==> flow/design.v <==
module alu #(
    parameter INT_W  = 4,
    parameter FRAC_W = 6,
    parameter INST_W = 4,
    parameter DATA_W = INT_W + FRAC_W
)(
    input                     i_clk,
    input                     i_rst_n,
    input                     i_valid,
    input signed [DATA_W-1:0] i_data_a,
    input signed [DATA_W-1:0] i_data_b,
    input        [INST_W-1:0] i_inst,
    output                    o_valid,
    output       [DATA_W-1:0] o_data
);  
reg [DATA_W-1:0] o_data_w, o_data_r;
reg              o_valid_w, o_valid_r;
assign o_valid = o_valid_r;
assign o_data = o_data_r;
reg [9:0] o_data_t;  
wire signed [10:0] sum_temp;
assign sum_temp = {i_data_a[9],i_data_a} + {i_data_b[9],i_data_b};
wire signed [10:0] sub_temp;
assign sub_temp = {i_data_a[9],i_data_a} - {i_data_b[9],i_data_b};
wire signed [19:0] mult_temp;
wire signed [20:0] mult_rnd;
wire signed [14:0] mult_r;
assign mult_temp = i_data_a * i_data_b;
assign mult_rnd = $signed({mult_temp[19],mult_temp}) + $signed(21'd32);  
assign mult_r = mult_rnd[20:6];
wire signed [20:0] i_data_f;
wire signed [20:0] o_data_f;
wire signed [14:0] mult_f;
assign i_data_f = {{5{o_data_r[9]}},o_data_r,6'b0};
assign o_data_f = i_data_f + $signed({mult_temp[19],mult_temp}) + $signed(21'd32);
assign mult_f = o_data_f[20:6];
wire signed [10:0] tanh_pos;
wire signed [10:0] tanh_neg;
assign tanh_pos = ({i_data_a[9],i_data_a} + $signed(11'd33)) >>> 1;
assign tanh_neg = ({i_data_a[9],i_data_a} - $signed(11'd31)) >>> 1;
always@(*)begin
    o_data_t = 10'd0;
    case(i_inst)
        4'd0:begin  
            if (sum_temp > $signed(11'd511)) o_data_t = 10'b0111_1111_11;
            else if (sum_temp < $signed(-11'sd512)) o_data_t = 10'b1000_0000_00;
            else o_data_t = sum_temp[9:0];
        end
        4'd1:begin  
            if (sub_temp > $signed(11'd511)) o_data_t = 10'b0111_1111_11;
            else if (sub_temp < $signed(-11'sd512)) o_data_t = 10'b1000_0000_00;
            else o_data_t = sub_temp[9:0];
        end
        4'd2:begin  
            if (mult_r > $signed(15'd511)) o_data_t = 10'b0111_1111_11;
            else if (mult_r < $signed(-15'sd512)) o_data_t = 10'b1000_0000_00;
            else o_data_t = mult_r[9:0];
        end
        4'd3:begin  
            if (mult_f > $signed(15'd511)) o_data_t = 10'b0111_1111_11;
            else if (mult_f < $signed(-15'sd512)) o_data_t = 10'b1000_0000_00;
            else o_data_t = mult_f[9:0];
        end
        4'd4:begin  
            if(!i_data_a[9])begin
                if(i_data_a >= 10'b0001_1000_00) o_data_t = 10'b0001_0000_00;
                else if(i_data_a >= 10'b0000_1000_00) o_data_t = tanh_pos[9:0];
                else o_data_t = i_data_a;
            end
            else begin
                if(i_data_a >= 10'b1111_100000) o_data_t = i_data_a;
                else if(i_data_a >= 10'b1110_1000_00) o_data_t = tanh_neg[9:0];
                else o_data_t = 10'b1111_0000_00;
            end
        end
        4'd5:begin  
            o_data_t = i_data_a | (~i_data_b);
        end
        4'd6:begin  
            casez(i_data_a)
            10'b1???_????_??: o_data_t = 10'd0;
            10'b01??_????_??: o_data_t = 10'd1;
            10'b001?_????_??: o_data_t = 10'd2;
            10'b0001_????_??: o_data_t = 10'd3;
            10'b0000_1???_??: o_data_t = 10'd4;
            10'b0000_01??_??: o_data_t = 10'd5;
            10'b0000_001?_??: o_data_t = 10'd6;
            10'b0000_0001_??: o_data_t = 10'd7;
            10'b0000_0000_1?: o_data_t = 10'd8;
            10'b0000_0000_01: o_data_t = 10'd9;
            10'd0: o_data_t = 10'd10;
            endcase
        end
        4'd7:begin  
            casez(i_data_a)
            10'd0: o_data_t = 10'd0;
            10'b????_????_?1: o_data_t = 10'd0;
            10'b????_????_10: o_data_t = 10'd1;
            10'b????_???1_00: o_data_t = 10'd2;
            10'b????_??10_00: o_data_t = 10'd3;
            10'b????_?100_00: o_data_t = 10'd4;
            10'b????_1000_00: o_data_t = 10'd5;
            10'b???1_0000_00: o_data_t = 10'd6;
            10'b??10_0000_00: o_data_t = 10'd7;
            10'b?100_0000_00: o_data_t = 10'd8;
            10'b1000_0000_00: o_data_t = 10'd9;
            endcase
        end
        4'd8:begin  
            o_data_t = i_data_a[9] + i_data_a[8] +i_data_a[7] +i_data_a[6] +i_data_a[5] +i_data_a[4] +i_data_a[3] +i_data_a[2] +i_data_a[1] +i_data_a[0];
        end
        4'd9:begin  
            if(i_data_b == 10'd0) o_data_t = i_data_a;
            else if(i_data_b == 10'd1) o_data_t = {i_data_a[8:0],i_data_a[9]};
            else if(i_data_b == 10'd2) o_data_t = {i_data_a[7:0],i_data_a[9:8]};
            else if(i_data_b == 10'd3) o_data_t = {i_data_a[6:0],i_data_a[9:7]};
            else if(i_data_b == 10'd4) o_data_t = {i_data_a[5:0],i_data_a[9:6]};
            else if(i_data_b == 10'd5) o_data_t = {i_data_a[4:0],i_data_a[9:5]};
            else if(i_data_b == 10'd6) o_data_t = {i_data_a[3:0],i_data_a[9:4]};
            else if(i_data_b == 10'd7) o_data_t = {i_data_a[2:0],i_data_a[9:3]};
            else if(i_data_b == 10'd8) o_data_t = {i_data_a[1:0],i_data_a[9:2]};
            else   o_data_t = {i_data_a[0],i_data_a[9:1]};
        end
    endcase
end
always@(*) begin
    o_data_w = o_data_t;
    o_valid_w = (i_valid == 1'b1)? 1'b1:1'b0;
end
always@(posedge i_clk or negedge i_rst_n) begin
    if (!i_rst_n) begin
        o_data_r <= 'b0;
        o_valid_r <= 'b0;
    end 
    else begin
        if (i_valid) o_data_r <= o_data_w;
        o_valid_r <= o_valid_w;
    end
end
endmodule
Settings: LEC_CHECK=0, CAP_MARGIN=20, CELL_PAD_IN_SITES_GLOBAL_PLACEMENT=3, CORE_MARGIN=4, CORE_UTILIZATION=36, CTS_CLUSTER_DIAMETER=296, CTS_CLUSTER_SIZE=100, GPL_ROUTABILITY_DRIVEN=0, GPL_TIMING_DRIVEN=1, HOLD_SLACK_MARGIN=-0.09, MAX_ROUTING_LAYER=met5, PLACE_DENSITY=0.6, SLEW_MARGIN=20, TNS_END_PERCENT=10; clock period 17.9 ns.
run.sh (not shown) runs the stock make flow with config.mk's settings and CLKGATE_MAP_FILE=.
The starting point completed with no timing, DRC or antenna violations.
==> next run, changes <==
- CELL_PAD_IN_SITES_GLOBAL_PLACEMENT: 3 -> not set
- CORE_MARGIN: 4 -> 2
- CORE_UTILIZATION: 36 -> 40
- CTS_CLUSTER_DIAMETER: 296 -> not set
- CTS_CLUSTER_SIZE: 100 -> 66
- GPL_TIMING_DRIVEN: 1 -> not set
- HOLD_SLACK_MARGIN: -0.09 -> not set
- MAX_ROUTING_LAYER: met5 -> not set
- PLACE_DENSITY: 0.6 -> not set
- TNS_END_PERCENT: 10 -> not set
- clock period: 17.9 -> 11.0 ns (I/O delays scaled with it)
Synthesized cell count does not change.
Non-clock buffer count rises by 17.
Setup slack is worse by 5.3 ns.
Area after synthesis is unchanged.
Design area rises slightly.
Count of clock-buffer cells in the layout is unchanged.
Worst hold slack is worse by 0.024 ns.
Register-to-register slack is worse by 6.9 ns.
==> next run, changes <==
- CAP_MARGIN: 20 -> 0
- CORE_ASPECT_RATIO: not set -> 1.37
- CORE_UTILIZATION: 40 -> 63
- CTS_CLUSTER_DIAMETER: not set -> 150
- CTS_CLUSTER_SIZE: 66 -> 99
- HOLD_SLACK_MARGIN: not set -> 0.28
- SETUP_SLACK_MARGIN: not set -> -1.08
- TNS_END_PERCENT: not set -> 15
Outcome: Routed wire length goes down by 6.1%. Final cell count goes down by 7.0%. Global-route usage goes up by 13 points. Setup slack is better by 0.13 ns.

---

RTL: the design.v shown in full above, as it stands there.
clock: 8.69 ns
lec_check: 0
cap_margin: 20
core_margin: 2
core_utilization: 71
cts_cluster_size: 23
place_density_lb_addon: 0.24
slew_margin: 20
tns_end_percent: 5
The baseline aborted during global routing (5_1_grt).
Then changed:
- CORE_UTILIZATION: 71 -> 66
- CTS_CLUSTER_SIZE: 23 -> default
- PLACE_DENSITY_LB_ADDON: 0.24 -> default
- SETUP_SLACK_MARGIN: default -> -0.51
- TNS_END_PERCENT: 5 -> default
What happened:
- Now the flow completed, yet does not pass: setup timing
- synthesized cell count does not change
- area after synthesis does not change
- die area went up by 7.3%
Then changed:
- CORE_UTILIZATION: 66 -> 72
- CTS_CLUSTER_DIAMETER: default -> 160
- CTS_CLUSTER_SIZE: default -> 99
- SETUP_SLACK_MARGIN: -0.51 -> default
- clock period: 8.69 -> 9.77 ns (I/O delays scaled with it)
Now the flow completed without violations; global-route usage went up by 0.11 points; non-clock buffer count went down by 115; worst setup slack improves by 0.79 ns; utilization went down by 0.50 points; final area went down by 9.1%; synthesized cell count is unchanged; worst hold slack degrades by 0.040 ns; critical path depth went up by 1.
Then changed:
- CORE_UTILIZATION: 72 -> 40
- CTS_CLUSTER_DIAMETER: 160 -> default
- CTS_CLUSTER_SIZE: 99 -> default
- clock period: 9.77 -> 11.0 ns (I/O delays scaled with it)
=> Setup slack improved by 0.46 ns. Non-clock buffer count shrinks by 48. Routed wire length shrinks by 2.3%. Die size grows by 77%. Synthesized area is unchanged.

---

run 1:
RTL: the design.v shown in full above, as it stands there.
clock: 8.83 ns
lec_check: 0
cap_margin: 20
core_margin: 2
core_utilization: 71
cts_cluster_diameter: 27
cts_cluster_size: 40
gpl_timing_driven: 1
max_routing_layer: met4
place_density_lb_addon: 0.0
setup_slack_margin: -0.55
slew_margin: 20
tns_end_percent: 50
The flow completed for run 1, but it is not clean: the layout still shows negative setup slack.
Changes in run 2 relative to run 1:
# run 1
export LEC_CHECK = 0
export CAP_MARGIN = 20
export CORE_MARGIN = 2
export CORE_UTILIZATION = 71
export CTS_CLUSTER_DIAMETER = 27
export CTS_CLUSTER_SIZE = 40
export GPL_TIMING_DRIVEN = 1
export MAX_ROUTING_LAYER = met4
export PLACE_DENSITY_LB_ADDON = 0.0
export SETUP_SLACK_MARGIN = -0.55
export SLEW_MARGIN = 20
export TNS_END_PERCENT = 50
create_clock -name core_clock -period 8.83 [get_ports {i_clk}]
# run 2
export LEC_CHECK = 0
export CAP_MARGIN = 20
export CORE_MARGIN = 2
export CORE_UTILIZATION = 66
export SLEW_MARGIN = 20
create_clock -name core_clock -period 9.77 [get_ports {i_clk}]
[summary]
- Across run 1 and run 2, a clean result was obtained everywhere but in run 1.
- Between run 1 and run 2, the flow reports cell area decreasing by a little under 10%.
- Comparing run 1 and run 2, the lower final sum of negative setup slack was measured on run 1.
- Compared with run 1, run 2 improves worst-case setup margin in the final layout.
- Between run 1 and run 2, sequential share of cell area is higher for run 2, run 1 comes in under that.
- Run 2 gives less per-cell routed wire length than run 1 did.
- Layout overhead on the synthesized area (higher): run 1
- NOTE: non-clock buffer count in run 2 falls short of that of run 1
- The startpoint of the most critical setup path comes out i_data_a[5] in one run and i_data_a[6] in the other, namely in run 1 and run 2 respectively.
- In the tables for run 1 and run 2, core utilization of the finished layout reads higher with run 1.
- Going from run 1 to run 2, routed wire length now sits lower; worst hold slack +16 ps.
Setup changes, run 2 to run 3
# run 2
export LEC_CHECK = 0
export CAP_MARGIN = 20
export CORE_MARGIN = 2
export CORE_UTILIZATION = 66
export SLEW_MARGIN = 20
create_clock -name core_clock -period 9.77 [get_ports {i_clk}]
# run 3
export LEC_CHECK = 0
export CAP_MARGIN = 20
export CORE_MARGIN = 2
export CORE_UTILIZATION = 65
export SLEW_MARGIN = 20
export TNS_END_PERCENT = 35
create_clock -name core_clock -period 7.93 [get_ports {i_clk}]
==> results <==
- Run 3: it failed with a tool error in 5_1_grt, so there are no final results.
- Against run 2, run 3 comes in 12% higher on detailed-placement wirelength estimate.
- Run 3 has post-place setup slack below what run 2 had.
- The lower buffer count from post-CTS setup fixing of run 3 and run 2 is in run 2.
- Run 3: initial core utilization is 0.53 points lower than what run 2 reported.
- Run 2 -> run 3: synthesized cell count delta 0, exact match
- Run 3 vs. run 2: number of cells after detailed placement up 139, yosys-reported design area after synthesis flat.
- Area of the chip up 210 µm² in run 3 wrt run 2
Inputs modified between run 3 and run 4:
# run 3
export LEC_CHECK = 0
export CAP_MARGIN = 20
export CORE_MARGIN = 2
export CORE_UTILIZATION = 65
export SLEW_MARGIN = 20
export TNS_END_PERCENT = 35
create_clock -name core_clock -period 7.93 [get_ports {i_clk}]
# run 4
export LEC_CHECK = 0
export CAP_MARGIN = 20
export CORE_MARGIN = 2
export CORE_UTILIZATION = 40
export SLEW_MARGIN = 20
create_clock -name core_clock -period 10.5 [get_ports {i_clk}]
Results
In summary, run 4 completed successfully, with a layout that passed the timing, design-rule and antenna checks.
Run 3: it failed with a tool error in 5_1_grt, so there are no final results.
Relative to run 3, area of the core region has gone up in run 4.
Run 4 ends up with a die size that is 60% higher than in run 3.
Compared run 3 against run 4; count of input and output buffers within noise.
Horizontal extent of the die, run 4 and run 3: lower on run 3
Run 4 vs run 3 — height of the die climbed by more than a quarter
Re number of setup buffers added after CTS: run 4 and run 3 aren't equal, and the lower value belongs to run 4.

---

RTL: the design.v shown in full above, as it stands there.
Settings: LEC_CHECK=0, CAP_MARGIN=20, CORE_MARGIN=4, CORE_UTILIZATION=36, CTS_CLUSTER_DIAMETER=296, CTS_CLUSTER_SIZE=100, GPL_TIMING_DRIVEN=1, MAX_ROUTING_LAYER=met5, PLACE_DENSITY_LB_ADDON=0.29, SLEW_MARGIN=20, TNS_END_PERCENT=50; clock period 17.9 ns.
Edit:
Settings changed: CORE_MARGIN 4 to 2, CORE_UTILIZATION 36 to 64, CTS_CLUSTER_DIAMETER 296 to unset, CTS_CLUSTER_SIZE 100 to unset, GPL_TIMING_DRIVEN 1 to unset, MAX_ROUTING_LAYER met5 to unset, PLACE_DENSITY_LB_ADDON 0.29 to unset, TNS_END_PERCENT 50 to unset.
Clock period 17.9 ns to 16.9 ns, I/O delays scaled along.
After rerunning: The changed run finished clean; final area went down by 1.9%; register-to-register slack is worse by 0.99 ns; die size is lower by 46%; non-clock buffer count went down by 1; synthesized cell count does not change.
Edit:
Settings changed: CORE_UTILIZATION 64 to 65, SETUP_SLACK_MARGIN set to -0.76.
Clock period 16.9 ns to 7.9 ns, I/O delays scaled along.
Effect:
- The new run ran to the end with violations: negative setup slack
- cell area rises by 19%
- die size falls by 1.5%
- global-route usage rises by 5.2 points
- wire length rises by 17%
- synthesized cell count stays the same
- count of clock-buffer cells in the layout falls by 1
Edit:
Settings changed: SETUP_SLACK_MARGIN -0.76 to unset, TNS_END_PERCENT set to 5.
Clock period 7.9 ns to 8.69 ns, I/O delays scaled along.
After rerunning:
- The new run finished but fails on negative setup slack
- cell count hardly moves
- cell area went up by 2.4%
- synthesized cell count is unchanged
- worst setup slack improves by 0.64 ns

---

## ember
RTL: the design.v shown in full above, as it stands there.
==> flow/config.mk <==
export PLATFORM = sky130hd
export DESIGN_NAME = alu
export DESIGN_NICKNAME = alu
export VERILOG_FILES = /design/flow/design.v
export SDC_FILE = /design/flow/constraint.sdc
export NUM_CORES = 4
export LEC_CHECK = 0
export CAP_MARGIN = 20
export CORE_MARGIN = 2
export CORE_UTILIZATION = 40
export CTS_CLUSTER_SIZE = 66
export GPL_ROUTABILITY_DRIVEN = 1
export PLACE_DENSITY_LB_ADDON = 0.04
export SLEW_MARGIN = 20
==> flow/constraint.sdc <==
create_clock -name core_clock -period 11.0 [get_ports {i_clk}]
set_input_delay 2.2000 -clock core_clock [delete_from_list [all_inputs] [get_ports {i_clk}]]
set_output_delay 2.2000 -clock core_clock [all_outputs]
set_load 0.01 [all_outputs]
## Diff of input files: lagoon against ember
- setting MIN_ROUTING_LAYER to met2 for the first time
- setting HOLD_SLACK_MARGIN to -0.05 for the first time
- setting CTS_CLUSTER_DIAMETER to 287 for the first time
- changing PLACE_DENSITY_LB_ADDON from 0.04 to 0.28
- setting CORE_ASPECT_RATIO to 0.68 for the first time
- changing CORE_UTILIZATION from 40 to 49
- changing CAP_MARGIN from 20 to 5
- setting ABC_AREA to 0 for the first time
- changing GPL_ROUTABILITY_DRIVEN from 1 to 0
- setting GPL_TIMING_DRIVEN to 1 for the first time
- setting SETUP_SLACK_MARGIN to 1.11 for the first time
- setting CELL_PAD_IN_SITES_DETAIL_PLACEMENT to 1 for the first time
==> results <==
lagoon: it failed with a tool error in 5_1_grt, so there are no final results.
From lagoon to ember, netlist area before placement did not move at all.
Looking at number of instances in the placed design, lagoon sits below ember.
Lower placement-stage cell area goes to lagoon over ember.
Comparing ember and lagoon, die area is higher on ember.
ember → lagoon: y dimension of the die -about 25%; buffer count from post-CTS setup fixing has increased; number of gates resized after CTS increased 35.
Min number of placement rows across ember and lagoon: lagoon
## Diff of input files: xenon against lagoon
- a change of CAP_MARGIN from 5 to 20
- a change of PLACE_DENSITY_LB_ADDON from 0.28 to 0.04
- a change of GPL_TIMING_DRIVEN from 1 to 0
- a deleted MIN_ROUTING_LAYER that had been met2
- a change of CORE_UTILIZATION from 49 to 40
- a deleted CTS_CLUSTER_DIAMETER that had been 287
- a deleted ABC_AREA that had been 0
- a change of GPL_ROUTABILITY_DRIVEN from 0 to 1
- a deleted CELL_PAD_IN_SITES_DETAIL_PLACEMENT that had been 1
- a deleted CORE_ASPECT_RATIO that had been 0.68
## What came out
- xenon | status: complete | timing, DRC, antenna: pass
- Reported for xenon and lagoon, parity-gate share of the synthesized area counting xor and xnor cells turned out identical to the last digit.
- Of the two candidates, lagoon has the better core outline area and xenon the worse one.
- The instance area after placement was comparable across xenon and lagoon.
- xenon reports a lower number of buffers inserted by post-CTS setup repair than lagoon does.
- Across both runs, quantity of gates resized following cts was higher for xenon than for lagoon.
- Comparing lagoon against xenon, there is no change at all in floorplan net count.
- In the tables for xenon and lagoon, chip footprint reads lower with lagoon.
The inputs of harbor differ from those of xenon as listed below.
- CORE_ASPECT_RATIO: unset -> 1.37
- GPL_TIMING_DRIVEN: 0 -> unset
- PLACE_DENSITY_LB_ADDON: 0.04 -> unset
- GPL_ROUTABILITY_DRIVEN: 1 -> 0
- CAP_MARGIN: 20 -> 0
- HOLD_SLACK_MARGIN: -0.05 -> unset
- SETUP_SLACK_MARGIN: 1.11 -> -1.08
- CORE_UTILIZATION: 40 -> 63
- TNS_END_PERCENT: unset -> 15
- CTS_CLUSTER_SIZE: 66 -> 99
- CTS_CLUSTER_DIAMETER: unset -> 150
==> results <==
Summary of harbor over xenon: filler cell count in the final layout -1036, routed wire length down 16%, design area shrank by 7.7%. Between harbor and xenon, the clock transition time at the flip-flop clock pins of the worst setup and hold paths does not differ in any meaningful way.
Setup changes, harbor to quartz
- CAP_MARGIN now 20, was 0
- CORE_UTILIZATION now 36, was 63
==> comparison <==
From harbor to quartz the numbers moved as follows: biggest fanout along the worst timing path went up 6; share of the cycle needed by the critical path after routing held.
Taking harbor as the reference point, the cell count of quartz rises by 131.
Area enclosed by the die boundary: quartz > harbor
Post-place instance area for quartz is higher than for harbor.
Going from harbor to quartz, filler cell count grew by more than 100%.
Worst setup path endpoint = o_data_r[8]: harbor; worst setup path endpoint = o_data_r[2]: quartz
